$ cat flow/run.sh
#!/bin/bash
# the make line also repeats each setting of config.mk as NAME=value (left out here)
make -C /OpenROAD-flow-scripts/flow DESIGN_CONFIG=/design/flow/config.mk WORK_HOME=/design/flow/orfs CLKGATE_MAP_FILE= finish
$ cat flow/config.mk
export PLATFORM = sky130hd
export DESIGN_NAME = main
export DESIGN_NICKNAME = main
export VERILOG_FILES = /design/flow/design.v
export SDC_FILE = /design/flow/constraint.sdc
export NUM_CORES = 4
export LEC_CHECK = 0
export ABC_AREA = 1
export CAP_MARGIN = 20
export CELL_PAD_IN_SITES_DETAIL_PLACEMENT = 1
export CELL_PAD_IN_SITES_GLOBAL_PLACEMENT = 3
export CORE_MARGIN = 6
export CORE_UTILIZATION = 52
export CTS_CLUSTER_DIAMETER = 376
export CTS_CLUSTER_SIZE = 87
export GPL_ROUTABILITY_DRIVEN = 0
export GPL_TIMING_DRIVEN = 0
export MAX_ROUTING_LAYER = met4
export MIN_ROUTING_LAYER = met2
export PLACE_DENSITY = 0.93
export SLEW_MARGIN = 20
export TNS_END_PERCENT = 60
$ cat flow/constraint.sdc
create_clock -name core_clock -period 4.42 [get_ports {clk}]
set_input_delay 0.8840 -clock core_clock [delete_from_list [all_inputs] [get_ports {clk}]]
set_output_delay 0.8840 -clock core_clock [all_outputs]
set_load 0.01 [all_outputs]
$ cat flow/design.v
`timescale 1ns / 1ps
module main(
	input clk,
	input rst,
	input echo,
	input canal_serial_receptor,
	output canal_serial_transmisor,
	output servo1,
	output servo2,
	output servo3,
	output servo4,
	output servo5,
	output [7:0] leds,
	output trig,
	output [7:0] seg,
	output [3:0] an
    );	
		wire [8:0] distancia;
		wire [13:0] decimal;
		wire [7:0] ang_servo_1;
		wire [7:0] ang_servo_2;
		wire [7:0] ang_servo_3;
		wire [7:0] ang_servo_4;
		wire [7:0] ang_servo_5;
		assign leds = decimal[7:0];
		servo_pwm servo_pwm1 (
			.pos(ang_servo_1),  
			.clk(clk),
			.rst(rst),
			.servo_pulse(servo1)
		);
		servo_pwm servo_pwm2(
			.pos(ang_servo_2),  
			.clk(clk),
			.rst(rst),
			.servo_pulse(servo2)
		);
		servo_pwm servo_pwm3 (
			.pos(ang_servo_3),  
			.clk(clk),
			.rst(rst),
			.servo_pulse(servo3)
		);
		servo_pwm servo_pwm4 (
			.pos(ang_servo_4),  
			.clk(clk),
			.rst(rst),
			.servo_pulse(servo4)
		);
		servo_pwm servo_pwm5 (
			.pos(ang_servo_5),  
			.clk(clk),
			.rst(rst),
			.servo_pulse(servo5)
		);
		controlador_sensor_distancia controlador_sensor_distancia(
			.echo(echo),
			.clk(clk),
			.rst(rst),
			.distancia(distancia),
			.trig(trig)
		);
		controlador_etapa controlador_etapa(
			.distancia(distancia),
			.clk(clk),
			.rst(rst),
			.canal_serial_receptor(canal_serial_receptor),
			.decimal(decimal),
			.canal_serial_transmisor(canal_serial_transmisor),
			.ang_servo_1(ang_servo_1),
			.ang_servo_2(ang_servo_2),
			.ang_servo_3(ang_servo_3),
			.ang_servo_4(ang_servo_4),
			.ang_servo_5(ang_servo_5)
		);
		SevenSeg SevenSeg(
			.clk(clk),
			.rst(rst),
			.decimal({5'b00000, distancia}),
			.an(an),
			.seg(seg)
			);
endmodule
`timescale 1ns / 1ps
module servo_pwm(
  input [7:0] pos,
  input clk,  
  input rst,
  output reg servo_pulse
    );
  parameter ClkDiv = 195;     
  parameter init = 12'b000010001100;  
  reg [7:0] ClkCount;  
  reg ClkTick;
  reg [12:0] PulseCount;
  reg [11:0] count;
  always @(posedge clk) begin
	if (rst) ClkTick <= 0;
	else ClkTick <= (ClkCount==ClkDiv-2);
  end
  always @(posedge clk) begin
	if (rst) ClkCount <= 0;
	else if(ClkTick) ClkCount <= 0; else ClkCount <= ClkCount + 1;
  end
  always @(posedge clk) begin
	if (rst) PulseCount <= 0;
	else if(ClkTick) begin
		PulseCount <= PulseCount + 1;
		if (PulseCount == 5128) begin  
			PulseCount <= 0;
		end
	end
  end
  always @(*) count = init +  {4'b0000, pos} +  {4'b0000, pos} ;
  always @(posedge clk) begin
	if (rst) servo_pulse <= 0;
	else servo_pulse <= (PulseCount < count);
  end
endmodule
`timescale 1ns / 1ps
module controlador_sensor_distancia(
		input echo,
		input clk,
		input rst,
		output reg trig,
		output reg [18:0] distancia,
		output reg timeout,
		output reg [2:0] state,
		output [13:0] decimal
    );
	 parameter ENVIANDO_PULSO = 0, RECIBIENDO_PULSO = 1, ESPERANDO_PULSO = 2, EN_ESPERA = 3, DELAY= 4;
	 parameter tiempo10us = 500, TIMEOUT = 20000, TIEMPO_DELAY = 20000;
	 reg [35:0] contador_10us;
	 reg [35:0] contador_echo;
	 reg [35:0] contador_en_espera;
	 reg [18:0] distancia_temporal;
	 reg [30:0] contador_timeout;
	 reg [30:0] cont_delay;
	 reg [31:0] distancias_anteriores[4:0];
	 always @(posedge clk) begin : seq
		reg [18:0] distancia_v;
		reg  trig_v;
		distancia_v = distancia;
		trig_v = trig;
		if (rst) begin
			state = ENVIANDO_PULSO;
			contador_10us = 0;
			contador_echo = 0;
			contador_en_espera = 0;
			trig_v = 0;
			contador_timeout = 0;
			timeout = 0;
			distancia_v = 0;
			distancia_temporal = 0;
			cont_delay = 0;
			distancias_anteriores[0] = 0;
			distancias_anteriores[1] = 0;
			distancias_anteriores[2] = 0;
			distancias_anteriores[3] = 0;
			distancias_anteriores[4] = 0;
		end else if (state == ENVIANDO_PULSO) begin
			trig_v = 1;
			contador_10us = contador_10us + 1;
			if (contador_10us >= tiempo10us) begin
				trig_v = 0;
				contador_10us = 0;
				contador_timeout = 0;
				state = ESPERANDO_PULSO;
			end
		end else if (state == ESPERANDO_PULSO) begin
			contador_timeout = contador_timeout + 1;
			if (echo) begin
				state = RECIBIENDO_PULSO;
				contador_echo = 0;
			end else if (contador_timeout >= TIMEOUT) begin
				state = ENVIANDO_PULSO;
			end 
		end else if (state == RECIBIENDO_PULSO) begin
			contador_echo = contador_echo + 1;
			if (!echo) begin
				state = EN_ESPERA;
				contador_en_espera = 0;
			end
		end else if (state == EN_ESPERA) begin
			if(contador_en_espera < contador_echo) begin
				contador_en_espera = contador_en_espera + 2900;  
				distancia_temporal = distancia_temporal + 1;
			end
			else if (distancia_temporal < 35 && distancia_temporal >4) begin
				distancias_anteriores[0] = distancias_anteriores[1];
				distancias_anteriores[1] = distancias_anteriores[2];
				distancias_anteriores[2] = distancias_anteriores[3];
				distancias_anteriores[3] = distancias_anteriores[4];
				distancias_anteriores[4] = distancia_temporal - 1;
				if (distancias_anteriores[0] == distancias_anteriores[1] && 
					distancias_anteriores[1] == distancias_anteriores[2] && 
					distancias_anteriores[2] == distancias_anteriores[3] && 
					distancias_anteriores[3] == distancias_anteriores[4]) begin
					distancia_v = distancias_anteriores[4];
				end		
				distancia_temporal = 0;
				contador_echo = 0;
				contador_en_espera = 0;
				state = DELAY;
			end else begin
				distancia_temporal = 0;
				contador_echo = 0;
				contador_en_espera = 0;
				state = DELAY;
			end
		end
		else if (state == DELAY) begin
			if (cont_delay == TIEMPO_DELAY) begin
				state = ENVIANDO_PULSO;
				cont_delay = 0;
			end else cont_delay = cont_delay + 1;
		end
			distancia <= distancia_v;
		trig <= trig_v;
	end
	assign decimal = distancia;
endmodule
`timescale 1ns / 1ps
module controlador_etapa(
		input [8:0] distancia,  
		input clk,
		input rst,
		input canal_serial_receptor,
		output [13:0] decimal,
		output canal_serial_transmisor,
		output [7:0] ang_servo_1,
		output [7:0] ang_servo_2,
		output [7:0] ang_servo_3,
		output [7:0] ang_servo_4,
		output [7:0] ang_servo_5
    );
	 wire [7:0] recepcion_ang_2, recepcion_ang_3, recepcion_ang_4;
	 wire [8:0] distancia_para_mapear;
	 wire [7:0] distancia_mapeada;
	 assign distancia_para_mapear = (distancia >= 5) ?  distancia - 5: 0;
	 parameter x5cm = 0, z5cm = 110, x0cm = 0, z0cm = 0, y0cm = 0;
	 parameter xpunto = 127;
	 wire [7:0] ypunto;
	 parameter tiempo_espera = 1000;
	 parameter limite_distancia_superior = 14;
	 parameter limite_distancia_inferior = 4;
	 parameter BUSCANDO_SUBIENDO = 0, BUSCANDO_BAJANDO = 1, PESCANDO_OBJETO = 2, LEVANTANDO_OBJETO = 3,DEJANDO_OBJETO = 4, IDLE = 5;
	 reg [7:0] x, y, z;
	 reg [25:0] cont_x, cont_y;
	 reg [7:0] cont_angulo_y;
	 reg [25:0] cont_divider;
	 assign ang_servo_1 = cont_angulo_y;
	 assign ang_servo_2 = recepcion_ang_2;
	 assign ang_servo_3 = recepcion_ang_3;
	 assign ang_servo_4 = recepcion_ang_4;
	 assign ang_servo_5 = 128;
	 assign ypunto = cont_angulo_y > 128 ? 64 : 192;
	 wire tick_transmisor;
	 wire tick_receptor;
	 wire clk_div_transmisor;
	 wire clk_div_receptor;
	 reg [3:0] state;
	 assign decimal = state;
	 receptor_serial receptor_serial(
			.clk(clk),
			.rst(rst),
			.en(tick_receptor),
			.canal_serial(canal_serial_receptor),
			.angulo_servo_2(recepcion_ang_2),
			.angulo_servo_3(recepcion_ang_3),
			.angulo_servo_4(recepcion_ang_4)
		);
	transmisor_serial transmisor_serial(
		 .clk(clk),
		 .rst(rst),
		 .en(tick_transmisor),
		 .x(x),
		 .y(y),
		 .z(z),
		.canal_serial(canal_serial_transmisor)
    );
		clockDivider clockDivider_transmisor(
			.clock(clk),
			.rst(rst),
			.constante(16'd1000),
			.clk(clk_div_transmisor),
			.tick(tick_transmisor)
		);
		clockDivider clockDivider_receptor(
			.clock(clk),
			.rst(rst),
			.constante(16'd50),
			.clk(clk_div_receptor),
			.tick(tick_receptor)
		);
		ROM_mapeo_distancia ROM_mapeo_distancia(
			.distancia(distancia_para_mapear),
			.distancia_mapeada(distancia_mapeada)
		);
	 always @(posedge clk) begin : seq
		reg [7:0] x_v;
		reg [7:0] y_v;
		reg [7:0] z_v;
		reg [7:0] cont_angulo_y_v;
		reg [3:0] state_v;
		x_v = x;
		y_v = y;
		z_v = z;
		cont_angulo_y_v = cont_angulo_y;
		state_v = state;
		if (rst) begin
			x_v = 0;
			y_v = 0;
			z_v = 90;
			state_v = BUSCANDO_SUBIENDO;
			cont_divider = 0;
			cont_angulo_y_v = 0;
			cont_x = 0;
			cont_y = 0;
		end else
		case(state_v)
			BUSCANDO_SUBIENDO: begin
				cont_divider = cont_divider + 1;
				if (distancia <= limite_distancia_superior && distancia >= limite_distancia_inferior) begin
					state_v = PESCANDO_OBJETO;
					x_v = distancia_mapeada;
				end
				else if (cont_divider == tiempo_espera) begin
					cont_divider = 0;
					cont_angulo_y_v = cont_angulo_y_v + 1;
					if (cont_angulo_y_v == 255) state_v = BUSCANDO_BAJANDO;
				end
			end
			BUSCANDO_BAJANDO: begin
				cont_divider = cont_divider + 1;
				if (distancia <= limite_distancia_superior && distancia >= limite_distancia_inferior) begin
					state_v = PESCANDO_OBJETO;
					x_v = distancia_mapeada;
				end
				else if (cont_divider == tiempo_espera) begin
					cont_divider = 0;
					cont_angulo_y_v = cont_angulo_y_v - 1;
					if (cont_angulo_y_v == 0) state_v = BUSCANDO_SUBIENDO;
				end
			end
			PESCANDO_OBJETO: begin
				if (cont_x == tiempo_espera) begin
					cont_x = 0;
					if (x_v == distancia_mapeada) begin
						if (z_v == z0cm) begin
							state_v = LEVANTANDO_OBJETO;
						end else z_v = z_v - 1;
					end else x_v = x_v + 1;
				end else cont_x = cont_x + 1;
			end
			LEVANTANDO_OBJETO: begin
				if (cont_x == tiempo_espera) begin
					cont_x = 0;
					if (z_v == z5cm) begin
						if (x_v == x5cm) begin
							state_v = DEJANDO_OBJETO;
						end else x_v = x_v - 1;
					end else z_v = z_v + 1;
				end else cont_x = cont_x + 1;
			end
			DEJANDO_OBJETO: begin
				if (cont_x == tiempo_espera) begin
					if (x_v == xpunto) begin
						state_v = IDLE;
					end else if (x_v < xpunto) x_v = x_v + 1;
					else x_v = x_v -1;
				end else cont_x = cont_x + 1;
			end
			IDLE: begin
				if (cont_x == tiempo_espera) begin
					cont_x = 0;
					if (z_v == z5cm) begin
						if (x_v == x5cm) begin
							z_v = 90;
							state_v = BUSCANDO_SUBIENDO;
						end else x_v = x_v - 1;
					end else z_v = z_v + 1;
				end else cont_x = cont_x + 1;
			end
		endcase
		x <= x_v;
		y <= y_v;
		z <= z_v;
		cont_angulo_y <= cont_angulo_y_v;
		state <= state_v;
	end
endmodule
`timescale 1ns / 1ps
module receptor_serial(
		input clk,
		input rst,
		input en,
		input canal_serial,
		output reg [7:0] angulo_servo_1,
		output reg [7:0] angulo_servo_2,
		output reg [7:0] angulo_servo_3,
		output reg [7:0] angulo_servo_4,
		output reg [2:0] state
    );
	 reg [5:0] cont_data;
	 reg [6:0] cont_nivelacion;
	 reg [5:0] cont_50;
	 reg [1:0] cont_servo;
	 reg [31:0] data;
	 reg listo;
	 parameter STAND_BY = 3'b000, LEVELING_CLOCK = 3'b011, RECEIVING = 3'b001, HOLA = 3'b010;
	 parameter ciclo = 10;
	 parameter nivelacion = 14;
	 parameter num_datos = 8;
	 always @(posedge clk) begin : seq
		reg [7:0] angulo_servo_1_v;
		reg [7:0] angulo_servo_2_v;
		reg [7:0] angulo_servo_3_v;
		reg [7:0] angulo_servo_4_v;
		angulo_servo_1_v = angulo_servo_1;
		angulo_servo_2_v = angulo_servo_2;
		angulo_servo_3_v = angulo_servo_3;
		angulo_servo_4_v = angulo_servo_4;
	  if (rst) begin
		state = STAND_BY;
		cont_data = 0;
		cont_nivelacion = 1;
		cont_50 =ciclo;
		listo = 0;
		cont_servo =0;
		data = 0;
		angulo_servo_1_v = 0;
		angulo_servo_2_v = 0;
		angulo_servo_3_v = 0;
		angulo_servo_4_v = 0;
	  end else if (en) begin
		 if (listo) begin
			case(cont_servo)
				1: angulo_servo_1_v = data[7:0];
				2: angulo_servo_2_v = data[7:0];
				3: angulo_servo_3_v = data[7:0];
				0: angulo_servo_4_v = data[7:0];
			endcase
		 end
		 case(state)
			STAND_BY: begin
				if (!canal_serial) state = LEVELING_CLOCK;
			end
			LEVELING_CLOCK: begin
				if (cont_nivelacion == nivelacion) begin
					state = RECEIVING;
					cont_nivelacion = 1;
					cont_50 = ciclo;
				end else cont_nivelacion = cont_nivelacion + 1;
			end	
			RECEIVING: begin
				if (cont_50 == ciclo) begin
					cont_50 = 1;
					if (cont_data == num_datos) begin
						cont_servo = cont_servo + 1;
						state = STAND_BY;
						listo = 1;
						cont_data = 0;
					end else if (cont_data < num_datos) begin
						listo = 0;
						data[cont_data] = canal_serial;
						cont_data = cont_data + 1;
					end  
				end else cont_50 = cont_50 + 1;
			end
			HOLA: begin
				state = STAND_BY;
			end
		 endcase
	  end
		angulo_servo_1 <= angulo_servo_1_v;
		angulo_servo_2 <= angulo_servo_2_v;
		angulo_servo_3 <= angulo_servo_3_v;
		angulo_servo_4 <= angulo_servo_4_v;
	end
endmodule
`timescale 1ns / 1ps
module transmisor_serial(
		input clk,
		input rst,
		input en,  
		input [7:0] x,
		input [7:0] y,
		input [7:0] z,
		output reg canal_serial,
		output [13:0] decimal
    );
	 reg [5:0] cont_data;
	 reg [18:0] cont_delay;
	 reg state;
	 wire [29:0] data;
	 assign data = {1'b1,z,1'b0,1'b1,y,1'b0,1'b1,x,1'b0};
	 parameter IDLE = 1'b0, TR = 1'b1;
	 parameter DELAY_IDLE = 30;
	 always @(posedge clk) begin
		if (rst) begin
			state = TR;
			cont_data = 0;
			cont_delay = 0;
			canal_serial = 0;
		end else if (en) begin
		case(state)
			TR: begin
				canal_serial = data[cont_data];
				cont_data = cont_data + 1;
				if (cont_data ==30) begin
					cont_data = 0;
					state = IDLE;
				end
			end
			IDLE: begin
				canal_serial = 1;
				cont_delay = cont_delay + 1;
				if (cont_delay == DELAY_IDLE) begin  
					state = TR;
					cont_delay = 0;
				end
			end
		endcase
		end
	 end
	 assign decimal = cont_data;
endmodule
`timescale 1ns / 1ps
module clockDivider(
    input clock,
    input rst,
	 input [15:0] constante,
    output reg clk,
    output tick
    );
	reg [25:0] count;
	assign tick = (count == constante) && !clk;
	always @(posedge(clock)) begin
		if (rst) begin
			count <= 0;
			clk <= 0;
		end
		else if (count == constante) begin
			count <= 0;
			clk <= ~clk;
		end
		else begin
			count <= count + 1;
		end
	end
endmodule
`timescale 1ns / 1ps
`default_nettype none
module ROM_mapeo_distancia(distancia, distancia_mapeada);
input [8:0] distancia;
output reg [7:0] distancia_mapeada;
always @(*)
begin
	case (distancia)
		9'd0: distancia_mapeada = 0;
		9'd1: distancia_mapeada = 26;
		9'd2: distancia_mapeada = 51;
		9'd3: distancia_mapeada = 77;
		9'd4: distancia_mapeada = 102;
		9'd5: distancia_mapeada = 128;
		9'd6: distancia_mapeada = 153;
		9'd7: distancia_mapeada = 179;
		9'd8: distancia_mapeada = 204;
		9'd9: distancia_mapeada = 230;
		default: distancia_mapeada = 255;
	endcase
end
endmodule
`default_nettype wire
module SevenSeg(
		input clk,
		input rst,
		input [13:0] decimal,
		output [3:0] an,
		output [7:0] seg
    );
	 wire [15:0] bcd_out;
	 bcd decToBCD (
		.decimal(decimal),
		.bcd_out(bcd_out)
	 );
	 seven_seg BCDTo7Seg(
		.clk(clk),
		.rst(rst),
		.bcd_in(bcd_out),
		.seg(seg),
		.an(an)
	 );
endmodule
module bcd(
  decimal,
  bcd_out
);
  input 	 [13:0] decimal;
  output reg [15:0] bcd_out;
  reg [29:0] memreg;
  integer index;
  always @ (decimal) begin
    memreg [29:14] = 0;
    memreg [13:0] = decimal;
    for(index=0; index < 14; index = index+1)
      begin
        if(memreg[29:26] > 4) begin
          memreg[29:26] = memreg[29:26] + 3;
        end
        if(memreg[25:22] > 4) begin
          memreg[25:22] = memreg[25:22] + 3;
        end
        if(memreg[21:18] > 4) begin
          memreg[21:18] = memreg[21:18] + 3;
        end
        if(memreg[17:14] > 4) begin
          memreg[17:14] = memreg[17:14] + 3;
        end
        memreg = memreg << 1;
      end
    bcd_out = memreg[29:14];
  end
endmodule
module seven_seg(
	  clk,
	  rst,
	  bcd_in,
	  seg,
	  an
	);
  input 	[15:0]	bcd_in;
  input clk;
  input rst;
  output reg [7:0] seg;
  output [3:0] an;
	reg [15:0] disp_ctr;
	reg [6:0] sseg;
	reg [3:0] an_temp;
  	always @ (posedge(clk))
	begin
	  if (rst) begin
		disp_ctr = 0;
		an_temp = 4'b1111;
		sseg = 0;
		seg = 8'b11111111;
	  end else begin
		disp_ctr = disp_ctr + 1;
		if (disp_ctr >= 49999) begin
			an_temp = 4'b1110;
			sseg = bcd_in[3:0];
		end else if (disp_ctr <= 12499) begin
			an_temp = 4'b1101;
			sseg = bcd_in[7:4];
		end else if (disp_ctr <= 24999) begin
			an_temp = 4'b1011;
			sseg = bcd_in[11:8];
		end else if (disp_ctr <= 37499) begin
			an_temp = 4'b0111;
			sseg = bcd_in[15:12];
		end
		begin
		case(sseg)
			0:		seg = 8'b11000000;
			1:		seg = 8'b11111001;
			2:		seg = 8'b10100100;
			3:		seg = 8'b10110000;
			4:		seg = 8'b10011001;
			5:		seg = 8'b10010010;
			6:		seg = 8'b10000010;
			7:		seg = 8'b11111000;
			8:		seg = 8'b10000000;
			9:		seg = 8'b10011000;
			default:	seg = 8'b11111111;
		  endcase
		end
	  end
	end
	assign an = an_temp;
endmodule
==> Changelog: implementation, run 1 <==
### Changed

- Ys flop type: dfxtp_1
- Post-synth seq share: 34.9%
- Fa+ha+maj area frac: 6.13%
- Synth cell types: 76
- Post-Synth Simple-Gate Area: 28.7%
- Die Y: 279 microns
- Mapped Cells: 5190
- Number of enable flip-flop cells: 0
- DIE AREA: 77900 sq um
- Area leader, netlist: dfxtp_1
- Most common cell in the netlist: nand2_1
- Avg Cell Area, Syn: 7.15 sq um
- Synth flops: 648
- Ys cells: 5190
- First Err: [ERROR GPL-0301] Utilization 123.461 % exceeds 100%.
- Leading post-synthesis cells by instance count: nand2_1 (786), inv_1 (703), dfxtp_1 (648)
- Top post-synthesis cells by area: dfxtp_1 (35%), nand2_1 (7.9%), inv_1 (7.1%), nor2_1 (6.4%), ha_1 (6.1%)
- Yosys warning tally: 11
- Main logic family after synthesis: simple AND/OR/NAND/NOR gates
- Num rows: 97
- Mapped Area: 37100 sq um
- Top-area cell share: 34.9%
- Failing step: global placement without I/O
- Chip width: 279 microns
- Floorplan Utilization: 52.8%
- Area fraction in xor and xnor cells: 7.43%
- Run status: did not finish
- Area fraction in mux cells: 0%
- Yosys chip area: 37100 sq um
- Core area: 70300 sq um
- Asr flop ratio synth: 0%
- AO/OA Area Share: 13.9%
==> inputs of run 2 (changes only) <==
CELL_PAD_IN_SITES_DETAIL_PLACEMENT = default   (was 1)
CELL_PAD_IN_SITES_GLOBAL_PLACEMENT = default   (was 3)
CORE_MARGIN = 2   (was 6)
CORE_UTILIZATION = 72   (was 52)
CTS_CLUSTER_DIAMETER = 222   (was 376)
CTS_CLUSTER_SIZE = default   (was 87)
GPL_ROUTABILITY_DRIVEN = default   (was 0)
GPL_TIMING_DRIVEN = default   (was 0)
MIN_ROUTING_LAYER = default   (was met2)
PLACE_DENSITY = 0.42   (was 0.93)
SETUP_SLACK_MARGIN = 0.26   (was default)
TNS_END_PERCENT = default   (was 60)
clock period = 4.2 ns   (was 4.42 ns; I/O delays follow)
==> Changelog: implementation, run 2 <==
### Metrics

- Run status: finished with violations (was did not finish)
- Fail Reasons: setup timing
- Hold endpoint: servo_pwm1.ClkTick
- Slew @ Worst Pin: 0.981 ns
- Part of the power in registers: 48.7%
- Fmax: 0.236 GHz
- Overflow after GRT: 0
- HP Class: register to register
- I/O pin cnt: 31
- Ys flop type: dfxtp_1 (unchanged)
- Pwr Density: 310 nW/um^2
- Seq. cell area: 13000 sq um
- Vias in the first global route: 31429
- Clock-net power: 6.28 mW
- Wire length per cell: 14.2 microns
- Unrepaired setup endpoints after global routing: yes
- Leading post-synthesis cells by instance count: nand2_1 (786), inv_1 (703), dfxtp_1 (648) (unchanged)
- Cts bufs inserted: 71
- Asr flop ratio synth: 0% (unchanged)
- DIE AREA: 53400 sq um (was 77900 sq um)
- Switching Fraction: 21.7%
- Crit path launch: controlador_sensor_distancia.distancia[6]
- Fill cells: 3711
- Global Route Usage Sum: 30.9%
- Insertion Delay late pin: 0.61 ns
- Final Hold Fails: 0
- Post-route minimum period: 4.24 ns
- Clock power frac: 49.3%
- Gpl congestion: 0.907
- Fa+ha+maj area frac: 6.13% (unchanged)
- CP max FO: 4
- Routed WL: 84700 microns
- Chip width: 231 microns (was 279 microns)
- Area leader, netlist: dfxtp_1 (unchanged)
- Most common cell in the netlist: nand2_1 (unchanged)
- CP bufs+invs: 8
- Worst reg2reg endpoint: SevenSeg.BCDTo7Seg.seg[3]
- CTS tree: built
- TNS Setup: -0.0853 ns
- Area grow syn2layout: 10.8%
- Num rows: 83 (was 97)
- Mapped Cells: 5190 (unchanged)
- Post-Synth Simple-Gate Area: 28.7% (unchanged)
- # diodes: 0
- Routed vias: 33978
- CP Class: register to register
- Setup WS pre-CTS: -0.154 ns
- RR Startpoint: controlador_sensor_distancia.distancia[6]
- P_leak: 16.4 nW
- Port bufs: 24
- WP data arrival: 4.73 ns
- WP depth: 31
- Min-delay src: servo_pwm1.ClkCount[3]
- Initial DRC count: 2569
- Post-cts hold buffer count: 0
- Setup Viol. Count Final: 4
- Startpoint types: register
- P_int: 9.97 mW
- AO/OA Area Share: 13.9% (unchanged)
- DR pass1 iterations: 6
- Clock Root Buffer: clkbuf_16
- Area fraction in xor and xnor cells: 7.43% (unchanged)
- Mapped Area: 37100 sq um (unchanged)
- Worst Clk Skew: 0.0143 ns
- Avg Cell Area, Syn: 7.15 sq um (unchanged)
- Combinational share of power: 2.0%
- Crit path to: SevenSeg.BCDTo7Seg.seg[3]
- Yosys warning tally: 11 (unchanged)
- Area fraction in mux cells: 0% (unchanged)
- R2R cell count: 31
- CP max stage cell: dfxtp_2
- Max clock buf depth: 3
- Hold Path Depth: 1
- Initial antenna violation count: 0
- Max Cap Viol: 0
- Ys cells: 5190 (unchanged)
- Psw: 2.77 mW
- Seq. pwr: 6.20 mW
- Main logic family after synthesis: simple AND/OR/NAND/NOR gates (unchanged)
- Delay-heaviest family, CP: simple AND/OR/NAND/NOR gates
- Critical path's largest stage delay: 0.34 ns
- Total Nets Final: 5427
- Clock transition at path regs: 0.06 ns
- Crit path DRT: 4.69 ns
- Tally of OpenROAD warnings: 86
- Synth cell types: 76 (unchanged)
- Top-area cell share: 34.9% (unchanged)
- Die Y: 231 microns (was 279 microns)
- Clk sinks: 648
- Core area: 51100 sq um (was 70300 sq um)
- Floorplan Utilization: 72.7% (was 52.8%)
- Routed Antenna Nets: 0
- Number of enable flip-flop cells: 0 (unchanged)
- Final Max Tran Viols: 0
- CP Capture Type: register
- Slew margin rel.: 34.4%
- Yosys chip area: 37100 sq um (unchanged)
- Routed vias/inst: 5.68
- Synth flops: 648 (unchanged)
- Reg2reg setup slack: -0.04 ns
- Detailed placer's ending HPWL: 55500 microns
- CTS HTree Levels: 3
- Top pwr grp: the clock network
- Largest net degree at the start of global routing: 85
- Comb group: 0.249 mW
- Final WS setup: -0.0400 ns
- Global-route wire length before repair: 140000 microns
- Finished Core Util: 80.5%
- Worst vdd ir: 0.000390 V
- Post-synth seq share: 34.9% (unchanged)
- Final worst-path cycle share: 101%
- DRC: 0
- Logic cell area: 21300 sq um
- Top post-synthesis cells by area: dfxtp_1 (35%), nand2_1 (7.9%), inv_1 (7.1%), nor2_1 (6.4%), ha_1 (6.1%) (unchanged)
- Most used cell, CP: inv_2
[run 2: what timing repair did]
item	CTS	global route
setup endpoints to repair	7	9
gates cloned	0	0
buffers inserted	29	15
resized	35	84
pin swaps	22	39
[run 2: cell type report]
| cell class | count | share of cell area [%] |
|---|---|---|
| inverters | 736 | 6.77 |
| repair buffers | 95 | 2.00 |
| well taps | 680 | 2.07 |
| multi-input cells | 3689 | 51.8 |
| clock buffers | 102 | 5.17 |
| flip-flops and latches | 648 | 31.5 |
| clock inverters | 28 | 0.596 |
[run 2: metal layers]
metal	part of all wire, %	GRT usage (%)
met1	45	39.2
met2	48	52.0
met4	2.4	7.96
met3	4.4	3.99
met5	0	-
[run 2: stage by stage]
stage               hold WS [ns]  total power, mW  std cells  area (sq um)
floorplan                  0.398             6.50       5194         37100
global placement           0.415             6.57       5804         37900
detailed placement         0.410             6.58       5804         37900
CTS                        0.429             12.8       5963         40600
global route               0.452             13.1       5978         41100
finish                     0.428             12.7       5978         41100
==> inputs of run 3 (changes only) <==
ABC_AREA = default   (was 1)
CORE_UTILIZATION = 66   (was 72)
CTS_CLUSTER_DIAMETER = default   (was 222)
MAX_ROUTING_LAYER = default   (was met4)
PLACE_DENSITY = default   (was 0.42)
SETUP_SLACK_MARGIN = default   (was 0.26)
clock period = 6.06 ns   (was 4.2 ns; I/O delays follow)
==> Changelog: implementation, run 3 <==
### Metrics

- Avg Cell Area, Syn: 8.03 sq um (was 7.15 sq um)
- DIE AREA: 58500 sq um (was 53400 sq um)
- Crit path launch: controlador_sensor_distancia.distancia[6] (unchanged)
- Pwr Density: 223 nW/um^2 (was 310 nW/um^2)
- Clock transition at path regs: 0.06 ns (about the same)
- Top pwr grp: the clock network (unchanged)
- Floorplan Utilization: 66.4% (was 72.7%)
- Worst Clk Skew: 0.0232 ns (was 0.0143 ns)
- Final Hold Fails: 0 (unchanged)
- Area fraction in mux cells: 3.67% (was 0%)
- I/O pin cnt: 31 (unchanged)
- CP Capture Type: register (unchanged)
- Fmax: 0.177 GHz (was 0.236 GHz)
- Switching Fraction: 21.9% (was 21.7%)
- Fa+ha+maj area frac: 6.10% (was 6.13%)
- P_leak: 15.6 nW (was 16.4 nW)
- Part of the power in registers: 48.2% (was 48.7%)
- Area fraction in xor and xnor cells: 9.88% (was 7.43%)
- Top post-synthesis cells by area: dfxtp_1 (35%), nor2_1 (6.9%), ha_1 (6.1%), xnor2_1 (5.5%), xor2_1 (4.4%) (was dfxtp_1 (35%), nand2_1 (7.9%), inv_1 (7.1%), nor2_1 (6.4%), ha_1 (6.1%))
- Run status: complete, no violations (was finished with violations)
- Post-synth seq share: 34.8% (was 34.9%)
- Max clock buf depth: 3 (unchanged)
- CP bufs+invs: 5 (was 8)
- Slew margin rel.: 30.2% (was 34.4%)
- Largest net degree at the start of global routing: 101 (was 85)
- Num rows: 87 (was 83)
- Port bufs: 24 (unchanged)
- Vias in the first global route: 28866 (was 31429)
- TNS Setup: 0 ns (was -0.0853 ns)
- Total power: 9.00 mW (was 12.7 mW)
- Mapped Cells: 4647 (was 5190)
- CP max stage cell: dfxtp_2 (unchanged)
- R2R cell count: 26 (was 31)
- Asr flop ratio synth: 0% (unchanged)
- Die Y: 242 microns (was 231 microns)
- Routed WL: 77700 microns (was 84700 microns)
- Total Nets Final: 4749 (was 5427)
- HP Class: register to register (unchanged)
- Hold endpoint: SevenSeg.BCDTo7Seg.sseg[6] (was servo_pwm1.ClkTick)
- Min-delay src: SevenSeg.BCDTo7Seg.sseg[6] (was servo_pwm1.ClkCount[3])
- CP max FO: 8 (was 4)
- Hold Path Depth: 1 (unchanged)
- Detailed placer's ending HPWL: 52300 microns (was 55500 microns)
- Chip width: 242 microns (was 231 microns)
- P_int: 7.03 mW (was 9.97 mW)
- DRC: 0 (unchanged)
- Seq. pwr: 4.34 mW (was 6.20 mW)
- Final worst-path cycle share: 93.3% (was 101%)
- Clock Root Buffer: clkbuf_16 (unchanged)
- Comb group: 0.271 mW (was 0.249 mW)
- Number of enable flip-flop cells: 0 (unchanged)
- Yosys warning tally: 11 (unchanged)
- Inst Count DP: 5243 (was 5804)
- Gpl congestion: 0.883 (was 0.907)
- Final WS setup: 0.407 ns (was -0.0400 ns)
- Delay-heaviest family, CP: AND-OR/OR-AND gates (was simple AND/OR/NAND/NOR gates)
- Post-cts hold buffer count: 0 (unchanged)
- AO/OA Area Share: 14.1% (was 13.9%)
- Worst reg2reg endpoint: SevenSeg.BCDTo7Seg.seg[3] (unchanged)
- WP data arrival: 6.15 ns (was 4.73 ns)
- Area grow syn2layout: 8.18% (was 10.8%)
- Psw: 1.97 mW (was 2.77 mW)
- RR Startpoint: controlador_sensor_distancia.distancia[6] (unchanged)
- Clock power frac: 48.8% (was 49.3%)
- Area leader, netlist: dfxtp_1 (unchanged)
- Ys cells: 4647 (was 5190)
- Top-area cell share: 34.8% (was 34.9%)
- Unrepaired setup endpoints after global routing: no (was yes)
- Crit path to: SevenSeg.BCDTo7Seg.seg[3] (unchanged)
- DR pass1 iterations: 7 (was 6)
- Global-route wire length before repair: 135000 microns (was 140000 microns)
- Routed vias: 31550 (was 33978)
- CTS tree: built (unchanged)
- Post-Synth Simple-Gate Area: 27.4% (was 28.7%)
- Startpoint types: register (unchanged)
- Initial DRC count: 1927 (was 2569)
- Max Cap Viol: 0 (unchanged)
- Most common cell in the netlist: nor2_1 (was nand2_1)
- Core area: 56200 sq um (was 51100 sq um)
- # diodes: 0 (unchanged)
- CP Class: register to register (unchanged)
- Routed Antenna Nets: 0 (unchanged)
- CTS HTree Levels: 3 (unchanged)
- Synth flops: 648 (unchanged)
- Synth cell types: 111 (was 76)
- Routed vias/inst: 5.88 (was 5.68)
- Critical path's largest stage delay: 0.46 ns (was 0.34 ns)
- Initial antenna violation count: 1 (was 0)
- Combinational share of power: 3.0% (was 2.0%)
- Insertion Delay late pin: 0.60 ns (was 0.61 ns)
- Post-route minimum period: 5.65 ns (was 4.24 ns)
- WP depth: 26 (was 31)
- Finished Layout Cells: 5369 (was 5978)
- Crit path DRT: 6.56 ns (was 4.69 ns)
- Overflow after GRT: 0 (unchanged)
- Setup Viol. Count Final: 0 (was 4)
- Wire length per cell: 14.5 microns (was 14.2 microns)
- Clk sinks: 648 (unchanged)
- Cts bufs inserted: 71 (unchanged)
- Leading post-synthesis cells by instance count: nor2_1 (690), dfxtp_1 (648), nand2_1 (365) (was nand2_1 (786), inv_1 (703), dfxtp_1 (648))
- Final Max Tran Viols: 0 (unchanged)
- Main logic family after synthesis: simple AND/OR/NAND/NOR gates (unchanged)
- Reg2reg setup slack: 0.41 ns (was -0.04 ns)
- Yosys chip area: 37300 sq um (was 37100 sq um)
- Mapped Area: 37300 sq um (was 37100 sq um)
- Tally of OpenROAD warnings: 87 (was 86)
- Setup WS pre-CTS: 0.0328 ns (was -0.154 ns)
- Clock-net power: 4.39 mW (was 6.28 mW)
- Worst vdd ir: 0.000222 V (was 0.000390 V)
- Ys flop type: dfxtp_1 (unchanged)
- Slew @ Worst Pin: 1.04 ns (was 0.981 ns)
- Global Route Usage Sum: 26.1% (was 30.9%)
[run 3: cell type report]
class,count,area (sq um)
inverter,167,627
multi-input combinational,3619,22900
sequential,648,13000
timing repair buffer,56,498
fill,4585,15800
clock buffer,93,2020
clock inverter,30,363
tap,756,946
[run 3: timing repair]
item / 4_1_cts / 5_1_grt
endpoints found under the setup margin: 0 / 7
setup buffers: 0 / 3
resized: 0 / 12
[run 3: per-stage QoR]
step,hold WS (ns),cell area [sq um],utilization (%)
global placement,0.435,37900,67.5
CTS,0.456,40300,71.7
global route,0.469,40400,71.9
floorplan,0.421,37300,-
detailed placement,0.439,37900,67.5
finish,0.450,40400,71.9
[run 3: per-layer routing]
layer / vias to the layer above / global-route usage [%] / share of wire [%]
li1: 16205 / - / -
met2: 528 / 44.1 / 47
met1: 14705 / 35.2 / 48
met4: 2 / 6.34 / 1.8
met3: 110 / 3.56 / 3.8
met5: - / 0 / 0.014
==> inputs of run 4 (changes only) <==
CELL_PAD_IN_SITES_GLOBAL_PLACEMENT = 2   (was default)
CORE_ASPECT_RATIO = 0.55   (was default)
CORE_UTILIZATION = 46   (was 66)
HOLD_SLACK_MARGIN = 0.26   (was default)
TNS_END_PERCENT = 75   (was default)
clock period = 10.0 ns   (was 6.06 ns; I/O delays follow)
==> Changelog: implementation, run 4 <==
### Metrics

- Run status: complete, no violations (unchanged)
- Top pwr grp: registers (was the clock network)
- Ys cells: 4647 (unchanged)
- Clock power frac: 47.5% (was 48.8%)
- Global Route Usage Sum: 21.1% (was 26.1%)
- Cts bufs inserted: 67 (was 71)
- Routed Antenna Nets: 0 (unchanged)
- Avg Cell Area, Syn: 8.03 sq um (unchanged)
- Gates resized, CTS repair: 0 (unchanged)
- P_leak: 15.4 nW (was 15.6 nW)
- Initial DRC count: 2123 (was 1927)
- Port bufs: 24 (unchanged)
- Global route hottest layer: met1 (was met2)
- DIE AREA: 83500 sq um (was 58500 sq um)
- Slew margin rel.: 32.0% (was 30.2%)
- Combinational share of power: 3.2% (was 3.0%)
- Detailed placer's ending HPWL: 61700 microns (was 52300 microns)
- Yosys chip area: 37300 sq um (unchanged)
- HP Class: register to register (unchanged)
- Slew @ Worst Pin: 1.02 ns (was 1.04 ns)
- Setup WS pre-CTS: 3.03 ns (was 0.0328 ns)
- Mapped Cells: 4647 (unchanged)
- Top post-synthesis cells by area: dfxtp_1 (35%), nor2_1 (6.9%), ha_1 (6.1%), xnor2_1 (5.5%), xor2_1 (4.4%) (unchanged)
- Unrepaired setup endpoints after global routing: no (unchanged)
- Post-route minimum period: 7.12 ns (was 5.65 ns)
- Leading post-synthesis cells by instance count: nor2_1 (690), dfxtp_1 (648), nand2_1 (365) (unchanged)
- CP Class: register to register (unchanged)
- Met1 Resource Use GR: 36.8% (was 35.2%)
- Num rows: 77 (was 87)
- Area fraction in mux cells: 3.67% (unchanged)
- Post-CTS Setup Inserts: 0 (unchanged)
- Startpoint types: register (unchanged)
- Most common cell in the netlist: nor2_1 (unchanged)
- TNS Setup: 0 ns (unchanged)
- Hold Path Depth: 1 (unchanged)
- Post-cts hold buffer count: 0 (unchanged)
- CP Capture Type: register (unchanged)
- Critical path's largest stage delay: 0.79 ns (was 0.46 ns)
- DR pass1 iterations: 5 (was 7)
- Worst Clk Skew: 0.0221 ns (was 0.0232 ns)
- Routed WL: 89000 microns (was 77700 microns)
- I/O pin cnt: 31 (unchanged)
- Clock-net power: 2.53 mW (was 4.39 mW)
- CTS tree: built (unchanged)
- R2R cell count: 26 (unchanged)
- Max Cap Viol: 0 (unchanged)
- Crit path to: SevenSeg.BCDTo7Seg.seg[0] (was SevenSeg.BCDTo7Seg.seg[3])
- Comb group: 0.171 mW (was 0.271 mW)
- Tally of OpenROAD warnings: 87 (unchanged)
- Switching Fraction: 23.5% (was 21.9%)
- Ys flop type: dfxtp_1 (unchanged)
- CP max stage cell: a22oi_1 (was dfxtp_2)
- Seq. pwr: 2.63 mW (was 4.34 mW)
- Gpl congestion: 0.839 (was 0.883)
- RR Startpoint: controlador_sensor_distancia.distancia[6] (unchanged)
- Clock Root Buffer: clkbuf_16 (unchanged)
- Worst reg2reg endpoint: SevenSeg.BCDTo7Seg.seg[0] (was SevenSeg.BCDTo7Seg.seg[3])
- Crit path launch: controlador_sensor_distancia.distancia[6] (unchanged)
- Reg2reg setup slack: 2.88 ns (was 0.41 ns)
- Synth cell types: 111 (unchanged)
- Overflow after GRT: 0 (unchanged)
- # diodes: 0 (unchanged)
- Area fraction in xor and xnor cells: 9.88% (unchanged)
- Post-Synth Simple-Gate Area: 27.4% (unchanged)
- P_int: 4.07 mW (was 7.03 mW)
- Clock transition at path regs: 0.07 ns (was 0.06 ns)
- Total Nets Final: 4738 (was 4749)
- Area grow syn2layout: 8.26% (was 8.18%)
- Delay-heaviest family, CP: AND-OR/OR-AND gates (unchanged)
- Pwr Density: 132 nW/um^2 (was 223 nW/um^2)
- Wire length per cell: 15.7 microns (was 14.5 microns)
- Area leader, netlist: dfxtp_1 (unchanged)
- Finished Core Util: 50.3% (was 71.9%)
- Top-area cell share: 34.8% (unchanged)
- WP depth: 26 (unchanged)
- Final Hold Fails: 0 (unchanged)
- AO/OA Area Share: 14.1% (unchanged)
- Psw: 1.25 mW (was 1.97 mW)
- Grt met3 use: 3.35% (was 3.56%)
- Core area: 80300 sq um (was 56200 sq um)
- Worst vdd ir: 0.000120 V (was 0.000222 V)
- Hold endpoint: SevenSeg.BCDTo7Seg.sseg[5] (was SevenSeg.BCDTo7Seg.sseg[6])
- WP data arrival: 7.61 ns (was 6.15 ns)
- Largest net degree at the start of global routing: 117 (was 101)
- CTS HTree Levels: 3 (unchanged)
- CP max FO: 13 (was 8)
- Synth flops: 648 (unchanged)
- Number of enable flip-flop cells: 0 (unchanged)
- Post-synth seq share: 34.8% (unchanged)
- Fa+ha+maj area frac: 6.10% (unchanged)
- Chip width: 388 microns (was 242 microns)
- Max clock buf depth: 3 (unchanged)
- Routed vias/inst: 5.49 (was 5.88)
- Fmax: 0.141 GHz (was 0.177 GHz)
- CP bufs+invs: 4 (was 5)
- Yosys warning tally: 11 (unchanged)
- Clk sinks: 648 (unchanged)
- DRC: 0 (unchanged)
- Asr flop ratio synth: 0% (unchanged)
- Met2 Track Usage GR: 25.4% (was 44.1%)
- Global-route wire length before repair: 149000 microns (was 135000 microns)
- Crit path DRT: 10.49 ns (was 6.56 ns)
- Vias in the first global route: 27773 (was 28866)
- Main logic family after synthesis: simple AND/OR/NAND/NOR gates (unchanged)
- Setup Viol. Count Final: 0 (unchanged)
- Inst Count DP: 5549 (was 5243)
- Finished Layout Cells: 5663 (was 5369)
- Final Max Tran Viols: 0 (unchanged)
- Floorplan Utilization: 46.5% (was 66.4%)
- Min-delay src: SevenSeg.BCDTo7Seg.sseg[5] (was SevenSeg.BCDTo7Seg.sseg[6])
- Initial antenna violation count: 0 (was 1)
- Part of the power in registers: 49.3% (was 48.2%)
- Routed vias: 31066 (was 31550)
- Final worst-path cycle share: 71.2% (was 93.3%)
- Final WS setup: 2.88 ns (was 0.407 ns)
- Die Y: 215 microns (was 242 microns)
- Insertion Delay late pin: 0.65 ns (was 0.60 ns)
- Mapped Area: 37300 sq um (unchanged)
- Min Hold Slack: 0.452 ns (was 0.450 ns)
==> run 4: final cells by class <==
type	count	area [sq um]
inverters	167	627
clock buffers	96	1960
clock inverters	18	193
repair buffers	49	445
multi-input cells	3619	22900
well taps	1066	1330
flip-flops and latches	648	13000
fillers	7844	39900
==> run 4: per-layer routing <==
layer  wire, microns  vias to the layer above
met1           53800                    14190
met3            3780                       86
met2           30200                      544
met5               0                        -
li1                -                    16246
met4            1160                        0
==> run 4: metrics by stage <==
step	cell area, sq um	total power, mW
3_5_place_dp	38300	2.86
2_1_floorplan	37300	2.80
5_1_grt	40400	5.53
4_1_cts	40400	5.42
3_3_place_gp	38300	2.86
6_report	40400	5.32
==> inputs of run 5 (changes only) <==
CELL_PAD_IN_SITES_GLOBAL_PLACEMENT = default   (was 2)
CORE_ASPECT_RATIO = default   (was 0.55)
CORE_UTILIZATION = 70   (was 46)
CTS_CLUSTER_DIAMETER = 313   (was default)
CTS_CLUSTER_SIZE = 14   (was default)
HOLD_SLACK_MARGIN = default   (was 0.26)
TNS_END_PERCENT = default   (was 75)
clock period = 5.2 ns   (was 10.0 ns; I/O delays follow)
==> Changelog: implementation, run 5 <==
### Metrics

- Routed vias/inst: 6.00 (was 5.49)
- WP depth: 26 (unchanged)
- Fa+ha+maj area frac: 6.10% (unchanged)
- Min Hold Slack: 0.452 ns (about the same)
- Synth cell types: 111 (unchanged)
- Max Cap Viol: 0 (unchanged)
- Inst Count DP: 5206 (was 5549)
- Port bufs: 24 (unchanged)
- CTS tree: built (unchanged)
- Vias in the first global route: 29012 (was 27773)
- Startpoint types: register (unchanged)
- Worst vdd ir: 0.000281 V (was 0.000120 V)
- CP max stage cell: or3_4 (was a22oi_1)
- Ys cells: 4647 (unchanged)
- Crit path to: SevenSeg.BCDTo7Seg.seg[3] (was SevenSeg.BCDTo7Seg.seg[0])
- Core area: 52700 sq um (was 80300 sq um)
- Top pwr grp: registers (unchanged)
- Main logic family after synthesis: simple AND/OR/NAND/NOR gates (unchanged)
- Finished Layout Cells: 5271 (was 5663)
- Area fraction in mux cells: 3.67% (unchanged)
- DR pass1 iterations: 5 (unchanged)
- DRC: 0 (unchanged)
- Detailed placer's ending HPWL: 53200 microns (was 61700 microns)
- Number of enable flip-flop cells: 0 (unchanged)
- Avg Cell Area, Syn: 8.03 sq um (unchanged)
- Clock-net power: 3.57 mW (was 2.53 mW)
- Hold endpoint: controlador_etapa.receptor_serial.state[0] (was SevenSeg.BCDTo7Seg.sseg[5])
- Slew @ Worst Pin: 1.03 ns (was 1.02 ns)
- Yosys warning tally: 11 (unchanged)
- Seq. pwr: 5.05 mW (was 2.63 mW)
- Post-Place Cell Area: 38100 sq um (was 38300 sq um)
- Final WS setup: 0.175 ns (was 2.88 ns)
- Initial DRC count: 1890 (was 2123)
- Total Nets Final: 4767 (was 4738)
- Largest net degree at the start of global routing: 95 (was 117)
- Post-synth seq share: 34.8% (unchanged)
- Switching Fraction: 22.5% (was 23.5%)
- Clk sinks: 648 (unchanged)
- Top post-synthesis cells by area: dfxtp_1 (35%), nor2_1 (6.9%), ha_1 (6.1%), xnor2_1 (5.5%), xor2_1 (4.4%) (unchanged)
- Routed vias: 31604 (was 31066)
- Floorplan Utilization: 70.9% (was 46.5%)
- Final instance area: 39800 sq um (was 40400 sq um)
- Pwr Density: 225 nW/um^2 (was 132 nW/um^2)
- Global Route Usage Sum: 27.0% (was 21.1%)
- Fmax: 0.199 GHz (was 0.141 GHz)
- Insertion Delay late pin: 0.62 ns (was 0.65 ns)
- Clock power frac: 40.0% (was 47.5%)
- Run status: complete, no violations (unchanged)
- Final Max Tran Viols: 0 (unchanged)
- Critical path's largest stage delay: 0.39 ns (was 0.79 ns)
- P_int: 6.93 mW (was 4.07 mW)
- Max clock buf depth: 3 (unchanged)
- Comb group: 0.321 mW (was 0.171 mW)
- Final Hold Fails: 0 (unchanged)
- Top-area cell share: 34.8% (unchanged)
- Slew margin rel.: 31.0% (was 32.0%)
- Reg2reg setup slack: 0.18 ns (was 2.88 ns)
- Initial antenna violation count: 0 (unchanged)
- CTS HTree Levels: 2 (was 3)
- Leading post-synthesis cells by instance count: nor2_1 (690), dfxtp_1 (648), nand2_1 (365) (unchanged)
- Combinational share of power: 3.6% (was 3.2%)
- Area leader, netlist: dfxtp_1 (unchanged)
- Setup Viol. Count Final: 0 (unchanged)
- Crit path DRT: 5.71 ns (was 10.49 ns)
- Worst Clk Skew: 0.0402 ns (was 0.0221 ns)
- Mapped Area: 37300 sq um (unchanged)
- Setup WS pre-CTS: -0.155 ns (was 3.03 ns)
- Area fraction in xor and xnor cells: 9.88% (unchanged)
- Clock transition at path regs: 0.07 ns (about the same)
- Final worst-path cycle share: 96.6% (was 71.2%)
- Routed Antenna Nets: 0 (unchanged)
- DIE AREA: 55200 sq um (was 83500 sq um)
- Delay-heaviest family, CP: AND-OR/OR-AND gates (unchanged)
- HP Class: register to register (unchanged)
- Most common cell in the netlist: nor2_1 (unchanged)
- Cts bufs inserted: 52 (was 67)
- Min-delay src: controlador_etapa.receptor_serial.state[0] (was SevenSeg.BCDTo7Seg.sseg[5])
- Total power: 8.95 mW (was 5.32 mW)
- Overflow after GRT: 0 (unchanged)
- CP bufs+invs: 5 (was 4)
- Post-route minimum period: 5.02 ns (was 7.12 ns)
- Post-cts hold buffer count: 0 (unchanged)
- CP Class: register to register (unchanged)
- Wire length per cell: 14.8 microns (was 15.7 microns)
- Clock Root Buffer: clkbuf_16 (unchanged)
- Crit path launch: controlador_sensor_distancia.distancia[7] (was controlador_sensor_distancia.distancia[6])
- AO/OA Area Share: 14.1% (unchanged)
- I/O pin cnt: 31 (unchanged)
- Worst reg2reg endpoint: SevenSeg.BCDTo7Seg.seg[3] (was SevenSeg.BCDTo7Seg.seg[0])
- Die Y: 235 microns (was 215 microns)
- Area grow syn2layout: 6.56% (was 8.26%)
- Synth flops: 648 (unchanged)
- Num rows: 84 (was 77)
- Routed WL: 77900 microns (was 89000 microns)
- Part of the power in registers: 56.5% (was 49.3%)
- Gpl congestion: 0.904 (was 0.839)
- Global-route wire length before repair: 132000 microns (was 149000 microns)
- P_leak: 15.3 nW (was 15.4 nW)
- R2R cell count: 26 (unchanged)
- Hold Path Depth: 1 (unchanged)
- # diodes: 0 (unchanged)
- Post-Synth Simple-Gate Area: 27.4% (unchanged)
- Yosys chip area: 37300 sq um (unchanged)
- CP Capture Type: register (unchanged)
- Ys flop type: dfxtp_1 (unchanged)
- Psw: 2.01 mW (was 1.25 mW)
- Tally of OpenROAD warnings: 85 (was 87)
- Asr flop ratio synth: 0% (unchanged)
- WP data arrival: 5.54 ns (was 7.61 ns)
- CP max FO: 5 (was 13)
- RR Startpoint: controlador_sensor_distancia.distancia[7] (was controlador_sensor_distancia.distancia[6])
- Chip width: 235 microns (was 388 microns)
- Mapped Cells: 4647 (unchanged)
## run 5: final cells by class
type                            instances  area (sq um)
Clock buffer                           54          1350
Clock inverter                          2          27.5
Fill cell                            4134         12900
Tap cell                              688           861
Timing Repair Buffer                   92           788
Multi-Input combinational cell       3620         23100
Inverter                              167           627
Sequential cell                       648         13000
## run 5: what timing repair did
item	4_1_cts	5_1_grt
endpoints found under the setup margin	3	7
pin swaps	0	19
gates cloned	0	1
setup buffers	0	8
resized	6	54
## run 5: metrics by stage
stage	utilization, %	setup TNS, ns
after floorplan	-	0
after global placement	72.3	-0.0204
after detailed placement	72.3	-0.283
after CTS	75.0	0
after global routing	75.5	-0.153
final	75.5	0
## run 5: routing by layer
| layer | track usage, % | vias up | wire length, microns |
|---|---|---|---|
| met5 | 0 | - | 0 |
| li1 | - | 16225 | - |
| met1 | 36.4 | 14690 | 36800 |
| met2 | 45.7 | 546 | 36300 |
| met3 | 2.96 | 143 | 2890 |
| met4 | 7.92 | 0 | 1930 |
==> inputs of run 6 (changes only) <==
ABC_AREA = 1   (was default)
CORE_UTILIZATION = 72   (was 70)
CTS_CLUSTER_DIAMETER = 222   (was 313)
CTS_CLUSTER_SIZE = default   (was 14)
MAX_ROUTING_LAYER = met4   (was default)
clock period = 4.2 ns   (was 5.2 ns; I/O delays follow)
==> Changelog: implementation, run 6 <==
### Metrics

- Run status: complete, no violations (unchanged)
- Min-delay src: servo_pwm1.ClkCount[3] (was controlador_etapa.receptor_serial.state[0])
- Global Route Usage Sum: 30.1% (was 27.0%)
- Clk sinks: 648 (unchanged)
- Asr flop ratio synth: 0% (unchanged)
- Worst vdd ir: 0.000527 V (was 0.000281 V)
- Critical path's largest stage delay: 0.36 ns (was 0.39 ns)
- Seq. cell area: 13000 sq um (unchanged)
- Global-route wire length before repair: 136000 microns (was 132000 microns)
- P_leak: 16.1 nW (was 15.3 nW)
- Top-area cell share: 34.9% (was 34.8%)
- Tally of OpenROAD warnings: 87 (was 85)
- Clock-net power: 6.47 mW (was 3.57 mW)
- Routed vias: 33590 (was 31604)
- Clock power frac: 50.1% (was 40.0%)
- Overflow after GRT: 0 (unchanged)
- RR Startpoint: controlador_sensor_distancia.distancia[6] (was controlador_sensor_distancia.distancia[7])
- Clock transition at path regs: 0.06 ns (was 0.07 ns)
- # diodes: 0 (unchanged)
- Number of enable flip-flop cells: 0 (unchanged)
- Post-route minimum period: 4.10 ns (was 5.02 ns)
- Startpoint types: register (unchanged)
- Main logic family after synthesis: simple AND/OR/NAND/NOR gates (unchanged)
- Area fraction in mux cells: 0% (was 3.67%)
- Crit path DRT: 4.68 ns (was 5.71 ns)
- Num rows: 83 (was 84)
- Detailed placer's ending HPWL: 55400 microns (was 53200 microns)
- Die Y: 231 microns (was 235 microns)
- Crit path launch: controlador_sensor_distancia.distancia[6] (was controlador_sensor_distancia.distancia[7])
- Top pwr grp: the clock network (was registers)
- Combinational share of power: 1.9% (was 3.6%)
- Wire length per cell: 13.5 microns (was 14.8 microns)
- Logic cell area: 21000 sq um (was 23100 sq um)
- Mapped Cells: 5190 (was 4647)
- HP Class: register to register (unchanged)
- Comb group: 0.246 mW (was 0.321 mW)
- Yosys warning tally: 11 (unchanged)
- Mapped Area: 37100 sq um (was 37300 sq um)
- Yosys chip area: 37100 sq um (was 37300 sq um)
- Post-Synth Simple-Gate Area: 28.7% (was 27.4%)
- DR pass1 iterations: 7 (was 5)
- Area grow syn2layout: 9.43% (was 6.56%)
- Most used cell, CP: nand2_1
- CTS HTree Levels: 3 (was 2)
- Port bufs: 24 (unchanged)
- Grt met3 use: 3.99% (was 2.96%)
- Clock Root Buffer: clkbuf_16 (unchanged)
- AO/OA Area Share: 13.9% (was 14.1%)
- Crit path to: SevenSeg.BCDTo7Seg.seg[6] (was SevenSeg.BCDTo7Seg.seg[3])
- Delay-heaviest family, CP: simple AND/OR/NAND/NOR gates (was AND-OR/OR-AND gates)
- Seq. pwr: 6.20 mW (was 5.05 mW)
- Ys cells: 5190 (was 4647)
- P_int: 10.2 mW (was 6.93 mW)
- CP Capture Type: register (unchanged)
- Chip width: 231 microns (was 235 microns)
- Final worst-path cycle share: 97.5% (was 96.6%)
- Post-synth seq share: 34.9% (was 34.8%)
- Total Nets Final: 5400 (was 4767)
- Insertion Delay late pin: 0.62 ns (about the same)
- Pwr Density: 318 nW/um^2 (was 225 nW/um^2)
- Hold Path Depth: 1 (unchanged)
- Fmax: 0.244 GHz (was 0.199 GHz)
- Final Max Tran Viols: 0 (unchanged)
- Area fraction in xor and xnor cells: 7.43% (was 9.88%)
- Total power: 12.9 mW (was 8.95 mW)
- Hold endpoint: servo_pwm1.ClkTick (was controlador_etapa.receptor_serial.state[0])
- Top post-synthesis cells by area: dfxtp_1 (35%), nand2_1 (7.9%), inv_1 (7.1%), nor2_1 (6.4%), ha_1 (6.1%) (was dfxtp_1 (35%), nor2_1 (6.9%), ha_1 (6.1%), xnor2_1 (5.5%), xor2_1 (4.4%))
- Initial DRC count: 2208 (was 1890)
- Global route hottest layer: met2 (unchanged)
- Worst reg2reg endpoint: SevenSeg.BCDTo7Seg.seg[6] (was SevenSeg.BCDTo7Seg.seg[3])
- Part of the power in registers: 48.0% (was 56.5%)
- CTS tree: built (unchanged)
- Core area: 51100 sq um (was 52700 sq um)
- Area leader, netlist: dfxtp_1 (unchanged)
- CP max stage cell: dfxtp_4 (was or3_4)
- WP data arrival: 4.58 ns (was 5.54 ns)
- Setup Viol. Count Final: 0 (unchanged)
- Met1 Resource Use GR: 38.2% (was 36.4%)
- Routed vias/inst: 5.65 (was 6.00)
- Leading post-synthesis cells by instance count: nand2_1 (786), inv_1 (703), dfxtp_1 (648) (was nor2_1 (690), dfxtp_1 (648), nand2_1 (365))
- CP bufs+invs: 9 (was 5)
- CP max FO: 4 (was 5)
- Fill cells: 3892 (was 4134)
- Cts bufs inserted: 70 (was 52)
- Floorplan Utilization: 72.7% (was 70.9%)
- Largest net degree at the start of global routing: 126 (was 95)
- Final instance area: 40600 sq um (was 39800 sq um)
- Ys flop type: dfxtp_1 (unchanged)
- Met2 Track Usage GR: 50.4% (was 45.7%)
- Post-Place Cell Area: 37900 sq um (was 38100 sq um)
- Max Cap Viol: 0 (unchanged)
- DIE AREA: 53400 sq um (was 55200 sq um)
- Reg2reg setup slack: 0.10 ns (was 0.18 ns)
- Switching Fraction: 21.3% (was 22.5%)
- Avg Cell Area, Syn: 7.15 sq um (was 8.03 sq um)
- Routed Antenna Nets: 0 (unchanged)
- CP Class: register to register (unchanged)
- WP depth: 35 (was 26)
- Synth flops: 648 (unchanged)
- Max clock buf depth: 3 (unchanged)
- Slew margin rel.: 32.6% (was 31.0%)
- Psw: 2.75 mW (was 2.01 mW)
- Vias in the first global route: 30746 (was 29012)
- Gpl congestion: 0.905 (was 0.904)
- Slew @ Worst Pin: 1.01 ns (was 1.03 ns)
- R2R cell count: 35 (was 26)
- Initial antenna violation count: 0 (unchanged)
- Most common cell in the netlist: nand2_1 (was nor2_1)
- Routed WL: 80200 microns (was 77900 microns)
- Synth cell types: 76 (was 111)
- DRC: 0 (unchanged)
- Fa+ha+maj area frac: 6.13% (was 6.10%)
- I/O pin cnt: 31 (unchanged)
- Worst Clk Skew: 0.0249 ns (was 0.0402 ns)
- Final Hold Fails: 0 (unchanged)
run 6: metrics by stage:
stage	hold WS, ns	utilization (%)	setup TNS (ns)	instances	setup slack (ns)
CTS	0.419	79.1	0	5929	0.0331
global placement	0.407	74.3	-0.00177	5803	-0.00177
floorplan	0.398	-	0	5194	0.244
detailed placement	0.409	74.3	-0.156	5803	-0.134
finish	0.419	79.5	0	5946	0.105
global route	0.445	79.5	-0.715	5946	-0.157
run 6: area by class of cell:
type                       count  share of cell area (%)
timing repair buffer          69                    1.53
clock buffer                  92                    4.84
sequential                   648                    31.9
inverter                     736                    6.81
tap                          680                    2.09
clock inverter                32                    1.09
multi-input combinational   3689                    51.7
run 6: timing repair:
action                                  CTS  global route
pin swaps                                 2            15
setup buffers                             2            17
gates resized                             9            29
endpoints found under the setup margin    3             7
hold buffers                              0             0
run 6: routing by layer:
metal  wire [microns]  part of all wire [%]
met4             1580                   2.0
met5                0                     0
met1            37400                    47
met3             3260                   4.1
met2            38000                    47
==> inputs of run 7 (changes only) <==
CTS_CLUSTER_DIAMETER = 313   (was 222)
CTS_CLUSTER_SIZE = 14   (was default)
GPL_ROUTABILITY_DRIVEN = 0   (was default)
MAX_ROUTING_LAYER = default   (was met4)
PLACE_DENSITY_LB_ADDON = 0.01   (was default)
SETUP_SLACK_MARGIN = 1.21   (was default)
clock period = 4.16 ns   (was 4.2 ns; I/O delays follow)
==> Changelog: implementation, run 7 <==
### Metrics

- Run status: finished with violations (was complete, no violations)
- Fail Reasons: setup timing
- Fa+ha+maj area frac: 6.13% (unchanged)
- CP max FO: 5 (was 4)
- DR pass1 iterations: 6 (was 7)
- Slew @ Worst Pin: 0.985 ns (was 1.01 ns)
- Top post-synthesis cells by area: dfxtp_1 (35%), nand2_1 (7.9%), inv_1 (7.1%), nor2_1 (6.4%), ha_1 (6.1%) (unchanged)
- Number of enable flip-flop cells: 0 (unchanged)
- Floorplan Utilization: 72.7% (unchanged)
- Worst Clk Skew: 0.0237 ns (was 0.0249 ns)
- DRC: 0 (unchanged)
- CTS tree: built (unchanged)
- Insertion Delay late pin: 0.63 ns (was 0.62 ns)
- Final worst-path cycle share: 107% (was 97.5%)
- Num rows: 83 (unchanged)
- Core area: 51100 sq um (unchanged)
- Overflow after GRT: 0 (unchanged)
- Startpoint types: register (unchanged)
- Seq. cell area: 13100 sq um (was 13000 sq um)
- Initial antenna violation count: 1 (was 0)
- Max clock buf depth: 3 (unchanged)
- Mapped Cells: 5190 (unchanged)
- Routed vias: 35376 (was 33590)
- Clk sinks: 648 (unchanged)
- Crit path launch: controlador_sensor_distancia.distancia[6] (unchanged)
- Post-Synth Simple-Gate Area: 28.7% (unchanged)
- Clock power frac: 40.9% (was 50.1%)
- Final Max Tran Viols: 0 (unchanged)
- Die Y: 231 microns (unchanged)
- Logic cell area: 22600 sq um (was 21000 sq um)
- Hold Path Depth: 1 (unchanged)
- HP Class: register to register (unchanged)
- Most common cell in the netlist: nand2_1 (unchanged)
- Yosys chip area: 37100 sq um (unchanged)
- Part of the power in registers: 56.7% (was 48.0%)
- Synth flops: 648 (unchanged)
- Delay-heaviest family, CP: simple AND/OR/NAND/NOR gates (unchanged)
- Inst Count DP: 5801 (was 5803)
- CP max stage cell: dfxtp_4 (unchanged)
- Asr flop ratio synth: 0% (unchanged)
- WP data arrival: 4.92 ns (was 4.58 ns)
- Mapped Area: 37100 sq um (unchanged)
- RR Startpoint: controlador_sensor_distancia.distancia[6] (unchanged)
- DIE AREA: 53400 sq um (unchanged)
- Clock transition at path regs: 0.08 ns (was 0.06 ns)
- Avg Cell Area, Syn: 7.15 sq um (unchanged)
- Leading post-synthesis cells by instance count: nand2_1 (786), inv_1 (703), dfxtp_1 (648) (unchanged)
- Combinational share of power: 2.4% (was 1.9%)
- Wire length per cell: 15.3 microns (was 13.5 microns)
- Area grow syn2layout: 14.1% (was 9.43%)
- Routed vias/inst: 5.90 (was 5.65)
- Pwr Density: 260 nW/um^2 (was 318 nW/um^2)
- Yosys warning tally: 11 (unchanged)
- I/O pin cnt: 31 (unchanged)
- CP bufs+invs: 6 (was 9)
- Total Nets Final: 5504 (was 5400)
- P_leak: 16.8 nW (was 16.1 nW)
- Chip width: 231 microns (unchanged)
- Vias in the first global route: 31689 (was 30746)
- Cts bufs inserted: 52 (was 70)
- Fmax: 0.226 GHz (was 0.244 GHz)
- Psw: 2.44 mW (was 2.75 mW)
- CTS HTree Levels: 2 (was 3)
- Post-synth seq share: 34.9% (unchanged)
- Fill cells: 3296 (was 3892)
- # diodes: 0 (unchanged)
- TNS Setup: -1.40 ns (was 0 ns)
- WP depth: 34 (was 35)
- Detailed placer's ending HPWL: 55600 microns (was 55400 microns)
- Worst reg2reg endpoint: SevenSeg.BCDTo7Seg.seg[0] (was SevenSeg.BCDTo7Seg.seg[6])
- Clock-net power: 4.51 mW (was 6.47 mW)
- CP Class: register to register (unchanged)
- Crit path to: SevenSeg.BCDTo7Seg.seg[0] (was SevenSeg.BCDTo7Seg.seg[6])
- Global Route Usage Sum: 30.6% (was 30.1%)
- Setup Viol. Count Final: 8 (was 0)
- Finished Layout Cells: 6000 (was 5946)
- Final WS setup: -0.271 ns (was 0.105 ns)
- Largest net degree at the start of global routing: 121 (was 126)
- Top-area cell share: 34.9% (unchanged)
- Worst vdd ir: 0.000320 V (was 0.000527 V)
- Area fraction in mux cells: 0% (unchanged)
- AO/OA Area Share: 13.9% (unchanged)
- Ys cells: 5190 (unchanged)
- Crit path DRT: 4.65 ns (was 4.68 ns)
- Switching Fraction: 22.1% (was 21.3%)
- Routed Antenna Nets: 0 (unchanged)
- Ys flop type: dfxtp_1 (unchanged)
- Tally of OpenROAD warnings: 88 (was 87)
- Slew margin rel.: 33.8% (was 32.6%)
- Main logic family after synthesis: simple AND/OR/NAND/NOR gates (unchanged)
- Synth cell types: 76 (unchanged)
- Comb group: 0.267 mW (was 0.246 mW)
- P_int: 8.59 mW (was 10.2 mW)
- Post-route minimum period: 4.43 ns (was 4.10 ns)
- Port bufs: 24 (unchanged)
- Top pwr grp: registers (was the clock network)
- Global-route wire length before repair: 142000 microns (was 136000 microns)
- Reg2reg setup slack: -0.27 ns (was 0.10 ns)
- Initial DRC count: 2796 (was 2208)
- Unrepaired setup endpoints after global routing: yes
- Critical path's largest stage delay: 0.36 ns (about the same)
- Area fraction in xor and xnor cells: 7.43% (unchanged)
- Area leader, netlist: dfxtp_1 (unchanged)
- Max Cap Viol: 0 (unchanged)
- CP Capture Type: register (unchanged)
- Clock Root Buffer: clkbuf_16 (unchanged)
- R2R cell count: 34 (was 35)
- Seq. pwr: 6.25 mW (was 6.20 mW)
- Final Hold Fails: 0 (unchanged)
- Routed WL: 92000 microns (was 80200 microns)
## run 7: area by class of cell
cell class	count	area share (%)
Inverter	736	6.62
Clock buffer	54	3.19
Sequential cell	648	30.8
Clock inverter	2	0.0650
Tap cell	680	2.01
Multi-Input combinational cell	3692	53.4
Timing Repair inverter	1	0.0177
Timing Repair Buffer	187	3.87
## run 7: metrics by stage
step	util, %	area (sq um)	hold slack (ns)	total power [mW]	worst slack (ns)
after floorplan	-	37300	0.398	6.57	0.542
after global placement	74.4	38000	0.405	6.64	0.310
after detailed placement	74.4	38000	0.426	6.64	0.142
after CTS	79.9	40800	0.437	11.1	0.355
after global routing	82.9	42400	0.474	11.4	-0.469
final	82.9	42400	0.450	11.0	-0.271
## run 7: layer usage
layer	up-vias	wire, microns	GRT usage, %
li1	17490	-	-
met1	16382	38900	39.0
met2	1203	44500	53.6
met3	299	5490	3.76
met4	2	3120	10.6
met5	-	13	0
## run 7: repair_timing
item,CTS,global route
hold endpoints to repair,0,0
pin swaps,80,119
setup buffers,102,36
hold buffers,0,0
setup endpoints to repair,243,305
gates resized,174,314
gates cloned,3,2
Power and IR drop assume default switching activity.
